`design.v`:
```
`timescale 1ns / 1ps
module multiplier(    Rs, Rm, result  );
parameter N = 32; 
output wire[N-1:0] result;
input wire[N-1:0] Rs;
input wire[N-1:0] Rm;
assign result = Rm*Rs;
endmodule
`timescale 1ns / 1ps
module reg_sync(in_address_1,in_address_2,in_address_3,
						out_data_1,out_data_2,out_data_3,
						write_address_1, write_address_2,
						write_data_1, write_data_2,
						write_enable_1, write_enable_2,
						read_enable_1, read_enable_2, read_enable_3,
						rst, clk );
parameter N = 32;			  
reg [N-1:0] R [15:0];	 
input [3:0]in_address_1;
input [3:0]in_address_2;
input [3:0]in_address_3;
output reg [N-1:0]out_data_1;
output reg [N-1:0]out_data_2;
output reg [N-1:0]out_data_3;
input [3:0] write_address_1;
input[N-1:0] write_data_1;
input [3:0] write_address_2;
input[N-1:0] write_data_2;
input clk;
input rst;
input write_enable_1;
input write_enable_2;
input read_enable_1;
input read_enable_2;
input read_enable_3;
integer i;
always@(posedge clk) begin
	if (rst) begin
		for (i = 0; i < 16; i = i + 1)
			R[i] <= 0;
		out_data_1 <= 0;
		out_data_2 <= 0;
		out_data_3 <= 0;
	end else begin
		if (read_enable_1 == 1)
		out_data_1 <= R[in_address_1];
		if (read_enable_2 == 1)
		out_data_2 <= R[in_address_2];
		if (read_enable_3 == 1)
		out_data_3 <= R[in_address_3];
		if (write_enable_1 == 1) R[write_address_1] <= write_data_1;
		if (write_enable_2 == 1) R[write_address_2] <= write_data_2;
	end
end
endmodule 
`timescale 1ns / 1ps
module main_sync(clk, rst, ld_we, ld_addr, ld_data, start, a_addr, b_addr, c_addr,
		count, ready, done, result, rd_addr, rd_data);
parameter N = 32;
input clk;
input rst;
input ld_we;
input [3:0] ld_addr;
input [N-1:0] ld_data;
input start;
input [3:0] a_addr;
input [3:0] b_addr;
input [3:0] c_addr;
input [3:0] count;
output ready;
output reg done;
output [N-1:0] result;
input [3:0] rd_addr;
output [N-1:0] rd_data;
localparam IDLE = 2'd0, FIRST = 2'd1, MUL = 2'd2, WB = 2'd3;
reg [1:0] state;
reg [3:0] cnt;
reg [3:0] dst;
reg [N-1:0] reg_C;
wire [N-1:0] reg_A;
wire [N-1:0] reg_B;
wire [N-1:0] product;
wire go = (state == IDLE) && start;
reg_sync register(.in_address_1(a_addr), .in_address_2(b_addr), .in_address_3(rd_addr),
		.out_data_1(reg_A), .out_data_2(reg_B), .out_data_3(rd_data),
		.write_address_1(ld_addr), .write_address_2(dst),
		.write_data_1(ld_data), .write_data_2(reg_C),
		.write_enable_1(ld_we && (state == IDLE) && !start), .write_enable_2(state == WB),
		.read_enable_1(go), .read_enable_2(go), .read_enable_3(1'b1),
		.rst(rst), .clk(clk));
multiplier mult(.Rm(reg_A), .Rs((state == FIRST) ? reg_B : reg_C), .result(product));
assign ready = (state == IDLE);
assign result = reg_C;
always @(posedge clk) begin
	if (rst) begin
		state <= IDLE;
		cnt <= 0;
		dst <= 0;
		reg_C <= 0;
		done <= 0;
	end else begin
		done <= 0;
		case (state)
		IDLE: if (start) begin
			cnt <= count;
			dst <= c_addr;
			state <= FIRST;
		end
		FIRST: begin
			if (cnt == 0) begin
				reg_C <= reg_B;
				state <= WB;
			end else begin
				reg_C <= product;
				cnt <= cnt - 1;
				state <= (cnt == 1) ? WB : MUL;
			end
		end
		MUL: begin
			reg_C <= product;
			cnt <= cnt - 1;
			if (cnt == 1) state <= WB;
		end
		WB: begin
			state <= IDLE;
			done <= 1;
		end
		endcase
	end
end
endmodule
```
`run.sh`:
```
#!/bin/bash
# the make line also repeats each setting of config.mk as NAME=value (left out here)
make -C /OpenROAD-flow-scripts/flow DESIGN_CONFIG=/design/flow/config.mk WORK_HOME=/design/flow/orfs CLKGATE_MAP_FILE= finish
```
`config.mk`:
```
export PLATFORM = sky130hd
export DESIGN_NAME = main_sync
export DESIGN_NICKNAME = main_sync
export VERILOG_FILES = /design/flow/design.v
export SDC_FILE = /design/flow/constraint.sdc
export NUM_CORES = 4
export LEC_CHECK = 0
export CAP_MARGIN = 5
export CELL_PAD_IN_SITES_DETAIL_PLACEMENT = 0
export CORE_ASPECT_RATIO = 0.83
export CORE_MARGIN = 2
export CORE_UTILIZATION = 72
export CTS_CLUSTER_DIAMETER = 189
export CTS_CLUSTER_SIZE = 14
export SETUP_SLACK_MARGIN = 0.95
export SLEW_MARGIN = 35
export TNS_END_PERCENT = 90
```
`constraint.sdc`:
```
create_clock -name core_clock -period 7.32 [get_ports {clk}]
set_input_delay 1.4640 -clock core_clock [delete_from_list [all_inputs] [get_ports {clk}]]
set_output_delay 1.4640 -clock core_clock [all_outputs]
set_load 0.01 [all_outputs]
```
==> insert_results.sql, run 1 <==
-- load yosys + openroad results
INSERT INTO impl_metrics (metric_group, metric, value, unit) VALUES
('die', 'core_util_floorplan', '0.728', ''),
('setup_path', 'endpoint_kind', 'flip-flop', ''),
('status', 'failed_layout_checks', 'negative setup slack', ''),
('setup_path', 'critical_path.max_fanout', '6', ''),
('yosys', 'xor_area_frac', '0.0141', ''),
('clock_network', 'maximum_buffer_depth_of_the_clock_tree', '3', ''),
('status', 'status', 'finished with violations', ''),
('die', 'num_io_pins', '126', ''),
('final_timing', 'worst_pin_slew', '0.974', 'ns'),
('final_timing', 'min_period', '7.60', 'ns'),
('yosys', 'yosys_most_used_dff', 'sky130_fd_sc_hd__edfxtp_1', ''),
('drt', 'routed_wire_length_per_instance', '32.3', 'um'),
('grt', 'grtUsageTotal', '0.483', ''),
('final_timing', 'clock.fmax', '132', 'MHz'),
('yosys', 'postSynthCellCount', '4139', ''),
('final_timing', 'max_slew_violation_total_from_the_final_report', '0', ''),
('worst_hold_path', 'min_from', 'dst[0]', ''),
('yosys', 'synthesis.area_per_instance', '12.2', 'um^2'),
('power_and_ir_drop', 'internal_power', '6.61', 'mW'),
('setup_path', 'crit_slowest_cell', 'sky130_fd_sc_hd__fa_1', ''),
('final_layout', 'final_cell_count_no_fill', '5262', ''),
('power_and_ir_drop', 'pg_seq', '4.35', 'mW'),
('drt', 'detail_route.drc_violations', '0', ''),
('drt', 'first_pass_iters', '6', ''),
('clock_network', 'hold_fix_buffer_count_after_cts', '0', ''),
('final_timing', 'fin_crit_sh', '1.04', ''),
('yosys', 'synth.most_common_cell', 'sky130_fd_sc_hd__nor2_1', ''),
('final_layout', 'post-route-util', '0.812', ''),
('setup_path', 'worst_r2r_path_depth', '24', ''),
('grt', 'gr-max-usage-layer', 'met2', ''),
('power_and_ir_drop', 'comb_power_share', '0.263', ''),
('drt', 'wirelength', '170000', 'um'),
('power_and_ir_drop', 'comb_cell_power', '2.53', 'mW'),
('placement', 'numPlacedInstances', '5144', ''),
('setup_path', 'crit_path_start_kind', 'flip-flop', ''),
('drt', 'drtIter0Drc', '6617', ''),
('clock_network', 'clk_latency_worst_skew_pair', '0.64', 'ns'),
('power_and_ir_drop', 'p_switching', '3.02', 'mW'),
('clock_network', 'tritoncts', 'yes', ''),
('drt', 'drt-vias-per-instance', '7.29', ''),
('setup_path', 'path_cells', 'buf_6 > mux2_4 > buf_6 > and2_1 > fa_1 > inv_1 > fa_1 > fa_1 > fa_1 > inv_2 > fa_1 > fa_1 > fa_1 > fa_1 > ha_4 > a21o_1 > a221oi_2 > o21ai_2 > a311o_1 > a2111oi_2 > a21oi_1 > xor2_1 > nand2_1 > a211oi_2', ''),
('yosys', 'synth.yosys.num_cells', '4139', ''),
('yosys', 'yosys.area_share.aoi', '0.0269', ''),
('clock_network', 'tritoncts_num_sinks', '653', ''),
('grt', 'first_pass_grt_wire_length', '252000', 'um'),
('clock_network', 'clock_tree.root_cell', 'sky130_fd_sc_hd__clkbuf_16', ''),
('yosys', 'common_cells', '564 x sky130_fd_sc_hd__nor2_1, 512 x sky130_fd_sc_hd__edfxtp_1, 480 x sky130_fd_sc_hd__mux4_2, 420 x sky130_fd_sc_hd__nand2_1, 408 x sky130_fd_sc_hd__fa_1', ''),
('grt', 'grt.met1_usage', '0.633', ''),
('final_layout', 'finalNetCount', '4863', ''),
('power_and_ir_drop', 'pwr.group.clock', '2.75', 'mW'),
('final_timing', 'layout_setup_ws', '-0.277', 'ns'),
('power_and_ir_drop', 'p_leak', '22.3', 'nW'),
('yosys', 'synthArstFlopShare', '0', ''),
('placement', 'gp_congestion', '0.993', ''),
('yosys', 'post_synthesis_net_count', '4732', ''),
('final_layout', 'area_growth_syn_to_fin', '11.6', '%'),
('final_timing', 'timing.clock.skew', '0.0364', 'ns'),
('final_timing', 'setup_viol_count_final', '7', ''),
('setup_path', 'timing.critical_path.depth', '24', ''),
('grt', 'grt_overflow_total', '0', ''),
('power_and_ir_drop', 'power', '9.63', 'mW'),
('yosys', 'post_synthesis_instance_area', '50600', 'um^2'),
('power_and_ir_drop', 'sw_frac_of_total', '0.314', ''),
('grt', 'antenna_found_initial', '6', ''),
('yosys', 'post_synth_num_cell_types', '64', ''),
('yosys', 'enable_flop_cells', '512', ''),
('final_timing', 'fin_worst_hold_slack', '0.477', 'ns'),
('setup_path', 'critPathMostFrequentCell', 'sky130_fd_sc_hd__fa_1', ''),
('worst_hold_path', 'min_path_cells', '2', ''),
('flow_run', 'max_cap_violations', '0', ''),
('setup_path', 'worstPathBufferInverterCount', '4', '');
what timing repair did:
item / 4_1_cts / 5_1_grt
setup endpoints to repair: 22 / 22
buffers inserted: 11 / 4
resized: 104 / 40
gates cloned: 1 / 1
pin swaps: 71 / 30
area by class of cell:
type	count	area, um^2
diodes	5	12.5
clock buffers	93	1460
clock inverters	3	57.6
fillers	3817	13100
inverters	384	1440
multi-input cells	2773	30500
flip-flops and latches	653	18200
well taps	945	1180
repair buffers	406	3530
per-layer routing:
| layer | routed length [um] | vias to the layer above |
|---|---|---|
| li1 | - | 14577 |
| met1 | 54100 | 18841 |
| met2 | 75300 | 3982 |
| met3 | 28200 | 937 |
| met4 | 12300 | 12 |
| met5 | 168 | - |
metrics by stage:
| stage | cell area (um^2) | worst slack, ns | setup TNS, ns |
|---|---|---|---|
| after detailed placement | 54000 | -0.430 | -2.03 |
| after global routing | 56400 | -0.449 | -2.88 |
| after global placement | 53900 | -0.233 | -1.04 |
| after floorplan | 50700 | -0.0808 | -0.0963 |
| final | 56400 | -0.277 | -0.962 |
| after CTS | 56100 | -0.160 | -0.679 |
==> run 2: changes to the inputs <==
Settings changed: CAP_MARGIN 5 to 20, CORE_ASPECT_RATIO 0.83 to 0.84, CTS_CLUSTER_DIAMETER 189 to 294, CTS_CLUSTER_SIZE 14 to not set, PLACE_DENSITY set to 0.67, SETUP_SLACK_MARGIN 0.95 to -0.34.
Clock period 7.32 ns to 5.18 ns, I/O delays scaled along.
==> run 2 against run 1 <==
Against the previous run:
- clock-buffer cell count is 3 higher
- highest routed layer unchanged
- non-clock buffer count is 124 higher
- register-to-register slack worse by 2.1 ns
- hold slack better by 0.0091 ns
- the layout still fails its checks (negative setup slack)
- first-iteration DRC count is 3.9% higher
- worst setup slack worse by 2.1 ns
- routed wire length is 8.4% higher
==> insert_results.sql, run 2 <==
-- load yosys + openroad results
INSERT INTO impl_metrics (metric_group, metric, value, unit) VALUES
('power_and_ir_drop', 'p_leak', '23.5', 'nW'),
('grt', 'first_global_vias', '42059', ''),
('yosys', 'post_synth_num_cell_types', '64', ''),
('final_timing', 'layout_setup_ws', '-2.39', 'ns'),
('yosys', 'enable_flop_cells', '512', ''),
('drt', 'final_antenna_net_count', '0', ''),
('clock_network', 'hold_fix_buffer_count_after_cts', '0', ''),
('final_timing', 'timing.clock.skew', '0.0240', 'ns'),
('yosys', 'yosys_most_used_dff', 'sky130_fd_sc_hd__edfxtp_1', ''),
('placement', 'dp.final_hpwl', '115000', 'um'),
('yosys', 'yosys.area_share.aoi', '0.0269', ''),
('final_timing', 'fin_worst_hold_slack', '0.486', 'ns'),
('final_layout', 'area_growth_syn_to_fin', '15.8', '%'),
('clock_network', 'tritoncts', 'yes', ''),
('die', 'core_outline_area', '69800', 'um^2'),
('flow_run', 'openroad.warnings', '32', ''),
('yosys', 'synth.most_common_cell', 'sky130_fd_sc_hd__nor2_1', ''),
('setup_path', 'timing.critical_path.depth', '27', ''),
('setup_path', 'critPathMostFrequentCell', 'sky130_fd_sc_hd__fa_1', ''),
('die', 'die.size.x', '293', 'um'),
('yosys', 'ys_chip_area', '50600', 'um^2'),
('setup_path', 'critical_path.top_delay_family', 'adder cells', ''),
('status', 'failed_layout_checks', 'negative setup slack', ''),
('grt', 'grt_start_max_net_pins', '66', ''),
('yosys', 'ys_top_logic_family', 'multiplexers', ''),
('setup_path', 'crit_slowest_cell', 'sky130_fd_sc_hd__fa_1', ''),
('final_timing', 'setup_repair_after_global_routing_missed_its_margin', 'true', ''),
('grt', 'antenna_found_initial', '6', ''),
('placement', 'post-place-ws', '-2.48', 'ns'),
('power_and_ir_drop', 'power', '15.3', 'mW'),
('yosys', 'yosys-mux-area-fraction', '0.228', ''),
('clock_network', 'numCtsBuffers', '68', ''),
('setup_path', 'worstReg2RegStart', 'state[2]', ''),
('drt', 'wirelength', '185000', 'um'),
('yosys', 'ys_seq_share', '0.360', ''),
('yosys', 'synthesis.area_per_instance', '12.2', 'um^2'),
('final_timing', 'timing.setup.tns', '-45.68', 'ns'),
('final_timing', 'clock.fmax', '132', 'MHz'),
('setup_path', 'timing.setup.critical_path_class', 'flip-flop to flip-flop', ''),
('yosys', 'postSynthRegisterBits', '653', ''),
('yosys', 'ys_warn_count', '2', ''),
('final_timing', 'max_slew_violation_total_from_the_final_report', '0', ''),
('drt', 'drtIter0Drc', '6876', ''),
('clock_network', 'clk_transition_reported_paths', '0.07', 'ns'),
('yosys', 'simple_gate_portion_of_the_synthesized_area', '0.124', ''),
('worst_hold_path', 'min_path_cells', '2', ''),
('setup_path', 'crit_path_start', 'state[2]', ''),
('setup_path', 'worst_r2r_path_depth', '27', ''),
('power_and_ir_drop', 'comb_power_share', '0.253', ''),
('setup_path', 'rrSetupSlack', '-2.39', 'ns'),
('yosys', 'synthArstFlopShare', '0', ''),
('final_layout', 'finalNetCount', '5005', ''),
('setup_path', 'worstPathBufferInverterCount', '7', ''),
('setup_path', 'worst-endpoint-required', '5.73', 'ns'),
('final_timing', 'hold_violations', '0', ''),
('clock_network', 'tritoncts_num_sinks', '653', ''),
('die', 'fp.dieH', '247', 'um'),
('power_and_ir_drop', 'powerDensity', '261', 'nW/um^2'),
('drt', 'drt-vias-per-instance', '7.50', ''),
('final_timing', 'fin_crit_sh', '1.46', ''),
('final_timing', 'min_period', '7.57', 'ns'),
('grt', 'grt_overflow_total', '0', ''),
('power_and_ir_drop', 'pwr-share-seq', '0.402', ''),
('setup_path', 'crit_path_start_kind', 'flip-flop', ''),
('drt', 'detail_route.drc_violations', '0', ''),
('worst_hold_path', 'hold_path_class', 'flip-flop to flip-flop', ''),
('worst_hold_path', 'hold_path_end', 'register.out_data_2[26]', ''),
('placement', 'gp_congestion', '0.971', ''),
('status', 'status', 'finished with violations', ''),
('final_timing', 'timing.slew.headroom', '0.357', ''),
('setup_path', 'timing.critical_path.to', 'reg_C[26]', ''),
('setup_path', 'critical_path.max_fanout', '8', ''),
('grt', 'first_pass_grt_wire_length', '268000', 'um'),
('final_timing', 'worst_pin_slew', '0.964', 'ns'),
('power_and_ir_drop', 'p_switching', '4.78', 'mW'),
('power_and_ir_drop', 'sw_frac_of_total', '0.312', ''),
('yosys', 'ys_sh_adder', '0.193', ''),
('clock_network', 'cts.htree.levels', '3', ''),
('yosys', 'synth.yosys.num_cells', '4139', ''),
('power_and_ir_drop', 'pwr.group.clock', '5.28', 'mW'),
('clock_network', 'maximum_buffer_depth_of_the_clock_tree', '3', ''),
('worst_hold_path', 'min_from', 'register.out_data_2[26]', ''),
('setup_path', 'endpoint_kind', 'flip-flop', ''),
('drt', 'first_pass_iters', '8', ''),
('drt', 'vias', '40331', ''),
('grt', 'grtUsageTotal', '0.522', ''),
('power_and_ir_drop', 'comb_cell_power', '3.87', 'mW'),
('clock_network', 'clk_latency_worst_skew_pair', '0.65', 'ns'),
('placement', 'port-buffer-count', '125', ''),
('setup_path', 'critPathMaxStageDelay', '0.53', 'ns'),
('yosys', 'xor_area_frac', '0.0141', ''),
('yosys', 'post-synth-top-area-fraction', '0.304', ''),
('die', 'fp.dieArea', '72400', 'um^2'),
('power_and_ir_drop', 'highest_ir_drop_seen_on_vdd', '0.291', 'mV'),
('yosys', 'common_cells', '564 x sky130_fd_sc_hd__nor2_1, 512 x sky130_fd_sc_hd__edfxtp_1, 480 x sky130_fd_sc_hd__mux4_2, 420 x sky130_fd_sc_hd__nand2_1, 408 x sky130_fd_sc_hd__fa_1', ''),
('power_and_ir_drop', 'pg_seq', '6.15', 'mW'),
('yosys', 'postSynthCellCount', '4139', ''),
('yosys', 'post_synthesis_instance_area', '50600', 'um^2'),
('die', 'num_rows', '89', ''),
('yosys', 'post_synthesis_net_count', '4732', ''),
('power_and_ir_drop', 'internal_power', '10.5', 'mW'),
('power_and_ir_drop', 'clock_power_share', '0.345', ''),
('drt', 'routed_wire_length_per_instance', '34.3', 'um'),
('die', 'num_io_pins', '126', ''),
('die', 'core_util_floorplan', '0.724', ''),
('setup_path', 'timing.rr.end', 'reg_C[26]', ''),
('power_and_ir_drop', 'largestPowerGroup', 'registers', ''),
('final_timing', 'setup_viol_count_final', '26', ''),
('clock_network', 'clock_tree.root_cell', 'sky130_fd_sc_hd__clkbuf_16', ''),
('setup_path', 'worstPathArrival', '8.12', 'ns'),
('yosys', 'synth.top_cells.by_area', 'sky130_fd_sc_hd__edfxtp_1 30%, sky130_fd_sc_hd__mux4_2 21%, sky130_fd_sc_hd__fa_1 16%', ''),
('flow_run', 'max_cap_violations', '0', ''),
('yosys', 'yosysTopAreaCell', 'sky130_fd_sc_hd__edfxtp_1', '');
## run 2: through the flow
stage	utilization	std cells	area, um^2
after floorplan	-	4139	50800
after global placement	0.787	5222	55000
after detailed placement	0.788	5223	55000
after CTS	0.832	5371	58100
after global routing	0.838	5378	58500
final	0.838	5380	58500
## run 2: routing by layer
metal	vias to the layer above	GRT usage	wire length [um]
li1	14874	-	-
met1	19431	0.635	54900
met2	4627	0.755	79700
met3	1389	0.216	31500
met4	10	0.386	18400
met5	-	0.00339	57
## run 2: layout make-up
| cell class | count | area [um^2] |
|---|---|---|
| Multi-Input combinational cell | 2775 | 30700 |
| Sequential cell | 653 | 18200 |
| Fill cell | 3450 | 11300 |
| Timing Repair Buffer | 530 | 4710 |
| Clock buffer | 96 | 1910 |
| Inverter | 384 | 1440 |
| Tap cell | 910 | 1140 |
| Clock inverter | 30 | 414 |
| Antenna cell | 2 | 5.00 |
## run 2: timing repair
item,CTS,global route
gates cloned,3,0
resized,111,77
buffers inserted,23,9
pin swaps,41,38
setup endpoints to repair,24,25
==> run 3: changes to the inputs <==
Settings changed: CELL_PAD_IN_SITES_DETAIL_PLACEMENT 0 to not set, CORE_ASPECT_RATIO 0.84 to not set, CORE_UTILIZATION 72 to 40, CTS_CLUSTER_DIAMETER 294 to not set, PLACE_DENSITY 0.67 to not set, SETUP_SLACK_MARGIN -0.34 to 0.15, SLEW_MARGIN 35 to 20, TNS_END_PERCENT 90 to not set.
Clock period 5.18 ns to 8.56 ns, I/O delays scaled along.
==> run 3 against run 2 <==
Against the previous run:
- now clean on timing, DRC and antenna
- utilization decreased by 39 points
- register-to-register slack improved by 2.8 ns
- largest power group unchanged
- first-iteration DRC count decreased by 44%
- highest routed layer unchanged
- routed wire length decreased by 10%
==> insert_results.sql, run 3 <==
-- load yosys + openroad results
INSERT INTO impl_metrics (metric_group, metric, value, unit) VALUES
('setup_path', 'endpoint_kind', 'flip-flop', ''),
('setup_path', 'critical_path.max_fanout', '16', ''),
('placement', 'port-buffer-count', '125', ''),
('power_and_ir_drop', 'largestPowerGroup', 'registers', ''),
('power_and_ir_drop', 'comb_power_share', '0.219', ''),
('yosys', 'common_cells', '564 x sky130_fd_sc_hd__nor2_1, 512 x sky130_fd_sc_hd__edfxtp_1, 480 x sky130_fd_sc_hd__mux4_2, 420 x sky130_fd_sc_hd__nand2_1, 408 x sky130_fd_sc_hd__fa_1', ''),
('drt', 'final_antenna_net_count', '0', ''),
('setup_path', 'critPathMaxStageDelay', '0.58', 'ns'),
('status', 'status', 'timing/DRC/antenna clean', ''),
('power_and_ir_drop', 'pwr-share-seq', '0.429', ''),
('power_and_ir_drop', 'sw_frac_of_total', '0.296', ''),
('grt', 'first_pass_grt_wire_length', '243000', 'um'),
('drt', 'drtIter0Drc', '3881', ''),
('die', 'fp.dieH', '360', 'um'),
('yosys', 'post_synth_num_cell_types', '64', ''),
('flow_run', 'openroad.warnings', '28', ''),
('setup_path', 'crit_path_start_kind', 'flip-flop', ''),
('yosys', 'ys_sh_adder', '0.193', ''),
('final_timing', 'worst_pin_slew', '1.08', 'ns'),
('power_and_ir_drop', 'comb_cell_power', '1.90', 'mW'),
('yosys', 'synthesis.area_per_instance', '12.2', 'um^2'),
('setup_path', 'worstPathBufferInverterCount', '2', ''),
('grt', 'grt_overflow_total', '0', ''),
('worst_hold_path', 'min_from', 'dst[0]', ''),
('setup_path', 'worstPathArrival', '8.69', 'ns'),
('yosys', 'synth.top_cells.by_area', 'sky130_fd_sc_hd__edfxtp_1 30%, sky130_fd_sc_hd__mux4_2 21%, sky130_fd_sc_hd__fa_1 16%', ''),
('setup_path', 'worstReg2RegStart', 'state[2]', ''),
('clock_network', 'tritoncts', 'yes', ''),
('clock_network', 'clk_transition_reported_paths', '0.06', 'ns'),
('die', 'fp.dieArea', '129000', 'um^2'),
('setup_path', 'timing.rr.end', 'reg_C[29]', ''),
('drt', 'first_pass_iters', '6', ''),
('final_timing', 'setup_viol_count_final', '0', ''),
('yosys', 'ys_top_logic_family', 'multiplexers', ''),
('final_timing', 'hold_violations', '0', ''),
('yosys', 'simple_gate_portion_of_the_synthesized_area', '0.124', ''),
('die', 'num_rows', '130', ''),
('drt', 'detail_route.drc_violations', '0', ''),
('flow_run', 'max_cap_violations', '0', ''),
('final_timing', 'timing.clock.skew', '0.0330', 'ns'),
('worst_hold_path', 'hold_path_end', 'dst[0]', ''),
('die', 'die.size.x', '360', 'um'),
('final_timing', 'max_slew_violation_total_from_the_final_report', '0', ''),
('yosys', 'post-synth-top-area-fraction', '0.304', ''),
('setup_path', 'worst_r2r_path_depth', '23', ''),
('setup_path', 'rrSetupSlack', '0.39', 'ns'),
('yosys', 'yosys-mux-area-fraction', '0.228', ''),
('yosys', 'yosysTopAreaCell', 'sky130_fd_sc_hd__edfxtp_1', ''),
('final_timing', 'min_period', '8.17', 'ns'),
('grt', 'grt_start_max_net_pins', '97', ''),
('final_layout', 'post-route-util', '0.446', ''),
('yosys', 'synth.most_common_cell', 'sky130_fd_sc_hd__nor2_1', ''),
('drt', 'wirelength', '165000', 'um'),
('yosys', 'enable_flop_cells', '512', ''),
('die', 'num_io_pins', '126', ''),
('die', 'core_outline_area', '126000', 'um^2'),
('worst_hold_path', 'min_path_cells', '2', ''),
('setup_path', 'crit_slowest_cell', 'sky130_fd_sc_hd__fa_1', ''),
('clock_network', 'clock_tree.root_cell', 'sky130_fd_sc_hd__clkbuf_16', ''),
('setup_path', 'crit_path_start', 'state[2]', ''),
('setup_path', 'path_cells', 'mux2_4 > and2_1 > fa_1 > inv_1 > fa_1 > fa_1 > fa_1 > inv_1 > fa_1 > fa_1 > fa_1 > fa_1 > ha_1 > a21o_1 > a21o_1 > a221oi_1 > o21ai_1 > a311o_1 > a2111oi_0 > a21oi_1 > xor2_1 > nand2_1 > a211oi_1', ''),
('clock_network', 'numCtsBuffers', '70', ''),
('final_timing', 'clock.fmax', '122', 'MHz'),
('placement', 'gp_congestion', '0.897', ''),
('yosys', 'post_synthesis_instance_area', '50600', 'um^2'),
('setup_path', 'critical_path.top_delay_family', 'adder cells', ''),
('grt', 'grtUsageTotal', '0.256', ''),
('die', 'core_util_floorplan', '0.403', ''),
('yosys', 'synth.yosys.num_cells', '4139', ''),
('yosys', 'yosys_most_used_dff', 'sky130_fd_sc_hd__edfxtp_1', ''),
('placement', 'dp.final_hpwl', '107000', 'um'),
('final_timing', 'fin_crit_sh', '0.954', ''),
('setup_path', 'timing.critical_path.to', 'reg_C[29]', ''),
('final_layout', 'area_growth_syn_to_fin', '10.9', '%'),
('yosys', 'ys_chip_area', '50600', 'um^2'),
('power_and_ir_drop', 'clock_power_share', '0.352', ''),
('final_timing', 'timing.slew.headroom', '0.281', ''),
('setup_path', 'critPathMostFrequentCell', 'sky130_fd_sc_hd__fa_1', ''),
('yosys', 'yosys.area_share.aoi', '0.0269', ''),
('power_and_ir_drop', 'pwr.group.clock', '3.05', 'mW'),
('grt', 'first_global_vias', '35842', ''),
('drt', 'vias', '34661', ''),
('final_layout', 'finalNetCount', '4738', ''),
('setup_path', 'worst-endpoint-required', '9.08', 'ns'),
('clock_network', 'maximum_buffer_depth_of_the_clock_tree', '3', ''),
('clock_network', 'clk_latency_worst_skew_pair', '0.63', 'ns'),
('setup_path', 'timing.setup.critical_path_class', 'flip-flop to flip-flop', ''),
('grt', 'antenna_found_initial', '4', ''),
('power_and_ir_drop', 'pg_seq', '3.72', 'mW'),
('power_and_ir_drop', 'internal_power', '6.10', 'mW'),
('yosys', 'xor_area_frac', '0.0141', ''),
('yosys', 'postSynthCellCount', '4139', ''),
('power_and_ir_drop', 'p_switching', '2.57', 'mW'),
('power_and_ir_drop', 'p_leak', '21.8', 'nW'),
('setup_path', 'timing.critical_path.depth', '23', ''),
('clock_network', 'tritoncts_num_sinks', '653', ''),
('yosys', 'ys_seq_share', '0.360', ''),
('clock_network', 'cts.htree.levels', '3', ''),
('drt', 'routed_wire_length_per_instance', '28.3', 'um'),
('final_timing', 'timing.setup.tns', '0', 'ns'),
('drt', 'drt-vias-per-instance', '5.93', ''),
('worst_hold_path', 'hold_path_class', 'flip-flop to flip-flop', ''),
('clock_network', 'hold_fix_buffer_count_after_cts', '0', ''),
('yosys', 'post_synthesis_net_count', '4732', ''),
('yosys', 'synthArstFlopShare', '0', ''),
('power_and_ir_drop', 'highest_ir_drop_seen_on_vdd', '0.162', 'mV'),
('yosys', 'postSynthRegisterBits', '653', ''),
('final_timing', 'setup_repair_after_global_routing_missed_its_margin', 'true', ''),
('power_and_ir_drop', 'powerDensity', '155', 'nW/um^2'),
('yosys', 'ys_warn_count', '2', '');
-- run 3: cell type report --
class | instances | area [um^2]
Tap cell | 1650 | 2060
Fill cell | 11584 | 69500
Inverter | 384 | 1440
Clock buffer | 88 | 1890
Antenna cell | 1 | 2.50
Clock inverter | 37 | 348
Multi-Input combinational cell | 2773 | 29800
Timing Repair Buffer | 263 | 2320
Sequential cell | 653 | 18200
-- run 3: per-layer routing --
layer	wire, um	track usage	vias up
met2	76300	0.405	2033
li1	-	-	14341
met5	13	0	-
met4	5920	0.0846	2
met1	64200	0.347	17897
met3	18900	0.0627	388
-- run 3: stage by stage --
stage	std cells	power [mW]	instance area [um^2]	hold slack, ns	setup slack [ns]
finish	5849	8.67	56100	0.460	0.394
global route	5848	8.96	56100	0.484	0.132
CTS	5844	8.68	56000	0.462	0.248
detailed placement	5719	5.65	53800	0.453	0.380
global placement	5719	5.64	53700	0.444	0.429
floorplan	4139	4.90	50600	0.433	0.843
-- run 3: timing repair --
| item | in CTS | in global routing |
|---|---|---|
| endpoints found under the setup margin | 0 | 4 |
| resized | 0 | 9 |
| setup buffers | 0 | 2 |
==> run 4: changes to the inputs <==
Settings changed: CELL_PAD_IN_SITES_DETAIL_PLACEMENT set to 0, CORE_UTILIZATION 40 to 61, CTS_CLUSTER_DIAMETER set to 294, PLACE_DENSITY_LB_ADDON set to 0.09, SETUP_SLACK_MARGIN 0.15 to 0.95, SLEW_MARGIN 20 to 35, TNS_END_PERCENT set to 90.
Clock period 8.56 ns to 6.53 ns, I/O delays scaled along.
==> run 4 against run 3 <==
Against the previous run:
- now fails the layout checks on negative setup slack
- power grew 37%
- final cell count shrank 5.7%
- clock-buffer cell count grew 9
- combinational power grew 48%
- non-clock buffer count grew 245
- largest cell class unchanged
- highest routed layer unchanged
==> insert_results.sql, run 4 <==
-- load yosys + openroad results
INSERT INTO impl_metrics (metric_group, metric, value, unit) VALUES
('status', 'status', 'finished with violations', ''),
('status', 'failed_layout_checks', 'negative setup slack', ''),
('yosys', 'post-synth-top-area-fraction', '0.304', ''),
('final_timing', 'setup_repair_after_global_routing_missed_its_margin', 'true', ''),
('final_layout', 'area_growth_syn_to_fin', '15.3', '%'),
('yosys', 'ys_sh_adder', '0.193', ''),
('placement', 'port-buffer-count', '125', ''),
('worst_hold_path', 'min_path_cells', '2', ''),
('drt', 'routed.top_layer', 'met5', ''),
('power_and_ir_drop', 'clock_power_share', '0.355', ''),
('setup_path', 'worstReg2RegStart', 'state[2]', ''),
('grt', 'first_global_vias', '37340', ''),
('setup_path', 'critPathMaxStageDelay', '0.58', 'ns'),
('drt', 'first_pass_iters', '5', ''),
('yosys', 'synth.most_common_cell', 'sky130_fd_sc_hd__nor2_1', ''),
('final_timing', 'timing.slew.headroom', '0.332', ''),
('clock_network', 'clock_tree.root_cell', 'sky130_fd_sc_hd__clkbuf_16', ''),
('flow_run', 'max_cap_violations', '0', ''),
('clock_network', 'numCtsBuffers', '69', ''),
('drt', 'vias', '36298', ''),
('drt', 'final_antenna_net_count', '0', ''),
('final_layout', 'final-seq-area', '18200', 'um^2'),
('placement', 'dp.final_hpwl', '107000', 'um'),
('final_timing', 'fin_crit_sh', '1.14', ''),
('setup_path', 'critPathMostFrequentCell', 'sky130_fd_sc_hd__fa_1', ''),
('power_and_ir_drop', 'powerDensity', '204', 'nW/um^2'),
('worst_hold_path', 'hold_path_end', 'dst[0]', ''),
('setup_path', 'timing.critical_path.depth', '27', ''),
('power_and_ir_drop', 'p_leak', '23.4', 'nW'),
('yosys', 'yosys-mux-area-fraction', '0.228', ''),
('power_and_ir_drop', 'p_switching', '3.42', 'mW'),
('yosys', 'common_cells', '564 x sky130_fd_sc_hd__nor2_1, 512 x sky130_fd_sc_hd__edfxtp_1, 480 x sky130_fd_sc_hd__mux4_2, 420 x sky130_fd_sc_hd__nand2_1, 408 x sky130_fd_sc_hd__fa_1', ''),
('clock_network', 'tritoncts_num_sinks', '653', ''),
('worst_hold_path', 'hold_path_class', 'flip-flop to flip-flop', ''),
('setup_path', 'rrSetupSlack', '-0.92', 'ns'),
('final_timing', 'setup_viol_count_final', '18', ''),
('yosys', 'post_synthesis_net_count', '4732', ''),
('die', 'core_util_floorplan', '0.616', ''),
('setup_path', 'crit_slowest_cell', 'sky130_fd_sc_hd__fa_1', ''),
('setup_path', 'timing.setup.critical_path_class', 'flip-flop to flip-flop', ''),
('final_timing', 'hold_violations', '0', ''),
('yosys', 'synth.top_cells.by_area', 'sky130_fd_sc_hd__edfxtp_1 30%, sky130_fd_sc_hd__mux4_2 21%, sky130_fd_sc_hd__fa_1 16%', ''),
('final_layout', 'final_cell_count_no_fill', '5518', ''),
('yosys', 'ys_chip_area', '50600', 'um^2'),
('final_timing', 'clock.fmax', '134', 'MHz'),
('die', 'die.size.x', '292', 'um'),
('setup_path', 'timing.critical_path.to', 'reg_C[31]', ''),
('worst_hold_path', 'min_from', 'dst[0]', ''),
('final_layout', 'logic_area', '30500', 'um^2'),
('power_and_ir_drop', 'internal_power', '8.45', 'mW'),
('clock_network', 'clk_transition_reported_paths', '0.07', 'ns'),
('die', 'fp.dieArea', '85200', 'um^2'),
('power_and_ir_drop', 'pwr-share-seq', '0.407', ''),
('setup_path', 'worst_r2r_path_depth', '27', ''),
('yosys', 'yosys.area_share.aoi', '0.0269', ''),
('power_and_ir_drop', 'comb_power_share', '0.238', ''),
('yosys', 'xor_area_frac', '0.0141', ''),
('yosys', 'ys_warn_count', '2', ''),
('setup_path', 'critical_path.top_delay_family', 'adder cells', ''),
('grt', 'first_pass_grt_wire_length', '240000', 'um'),
('final_timing', 'min_period', '7.45', 'ns'),
('yosys', 'ys_seq_share', '0.360', ''),
('final_layout', 'finalNetCount', '4982', ''),
('clock_network', 'tritoncts', 'yes', ''),
('yosys', 'simple_gate_portion_of_the_synthesized_area', '0.124', ''),
('yosys', 'postSynthCellCount', '4139', ''),
('grt', 'grt_overflow_total', '0', ''),
('setup_path', 'timing.rr.end', 'reg_C[31]', ''),
('yosys', 'post_synthesis_instance_area', '50600', 'um^2'),
('yosys', 'synthesis.area_per_instance', '12.2', 'um^2'),
('drt', 'routed_wire_length_per_instance', '29.2', 'um'),
('drt', 'route.met2.wl', '75800', 'um'),
('setup_path', 'worstPathArrival', '7.97', 'ns'),
('yosys', 'synth.yosys.num_cells', '4139', ''),
('drt', 'wl_met3', '20500', 'um'),
('clock_network', 'maximum_buffer_depth_of_the_clock_tree', '3', ''),
('grt', 'antenna_found_initial', '7', ''),
('power_and_ir_drop', 'pwr.group.clock', '4.21', 'mW'),
('power_and_ir_drop', 'comb_cell_power', '2.82', 'mW'),
('yosys', 'postSynthRegisterBits', '653', ''),
('drt', 'detail_route.wirelength.met1', '57700', 'um'),
('power_and_ir_drop', 'pg_seq', '4.83', 'mW'),
('drt', 'drt-vias-per-instance', '6.58', ''),
('power_and_ir_drop', 'sw_frac_of_total', '0.288', ''),
('placement', 'gp_congestion', '0.956', ''),
('yosys', 'yosys_most_used_dff', 'sky130_fd_sc_hd__edfxtp_1', ''),
('clock_network', 'clk_latency_worst_skew_pair', '0.62', 'ns'),
('setup_path', 'endpoint_kind', 'flip-flop', ''),
('die', 'core_outline_area', '82100', 'um^2'),
('grt', 'grtUsageTotal', '0.388', ''),
('grt', 'grt_start_max_net_pins', '92', ''),
('final_timing', 'worst_pin_slew', '1.00', 'ns'),
('yosys', 'enable_flop_cells', '512', ''),
('setup_path', 'worstPathBufferInverterCount', '6', ''),
('setup_path', 'crit_path_start_kind', 'flip-flop', ''),
('power_and_ir_drop', 'highest_ir_drop_seen_on_vdd', '0.220', 'mV'),
('clock_network', 'cts.htree.levels', '3', ''),
('setup_path', 'worst-endpoint-required', '7.05', 'ns'),
('final_timing', 'max_slew_violation_total_from_the_final_report', '0', ''),
('final_layout', 'fillers', '5774', ''),
('drt', 'wirelength', '161000', 'um'),
('yosys', 'yosysTopAreaCell', 'sky130_fd_sc_hd__edfxtp_1', ''),
('drt', 'detail_route.drc_violations', '0', ''),
('power_and_ir_drop', 'largestPowerGroup', 'registers', ''),
('setup_path', 'critical_path.max_fanout', '7', ''),
('clock_network', 'hold_fix_buffer_count_after_cts', '0', ''),
('setup_path', 'crit_path_start', 'state[2]', ''),
('die', 'num_rows', '105', ''),
('final_layout', 'post-route-util', '0.710', ''),
('final_timing', 'layout_setup_ws', '-0.917', 'ns'),
('power_and_ir_drop', 'power', '11.9', 'mW'),
('yosys', 'ys_top_logic_family', 'multiplexers', ''),
('placement', 'numPlacedInstances', '5369', ''),
('die', 'num_io_pins', '126', ''),
('yosys', 'synthArstFlopShare', '0', ''),
('die', 'fp.dieH', '292', 'um'),
('flow_run', 'openroad.warnings', '30', ''),
('final_timing', 'timing.clock.skew', '0.0295', 'ns'),
('yosys', 'post_synth_num_cell_types', '64', ''),
('drt', 'drtIter0Drc', '4742', '');
run 4: repair_timing:
action | in CTS | in global routing
gates resized | 76 | 58
buffers inserted | 7 | 11
pin swaps | 46 | 50
gates cloned | 0 | 1
setup endpoints to repair | 23 | 24
run 4: metal layers:
layer  GRT usage  up-vias
met3      0.0959      461
li1            -    14837
met5     0.00908        -
met2       0.614     2460
met4       0.150        6
met1       0.523    18534
run 4: through the flow:
step                worst slack (ns)  area [um^2]  setup TNS, ns  hold slack, ns
floorplan                     -0.871        50800          -5.98           0.433
global placement               -1.00        55000         -12.10           0.446
global route                   -1.17        58300         -16.30           0.472
detailed placement             -1.03        55000         -12.52           0.450
finish                        -0.917        58300         -11.31           0.457
CTS                           -0.899        57800         -11.17           0.459
run 4: area by class of cell:
cell class,count,share of cell area
antenna,2,0.0000859
sequential,653,0.312
timing repair buffer,508,0.0754
clock buffer,97,0.0348
clock inverter,31,0.00655
multi-input combinational,2773,0.523
inverter,384,0.0247
tap,1070,0.0230
Power figures rest on the tool's default switching activity, not on a simulated workload.
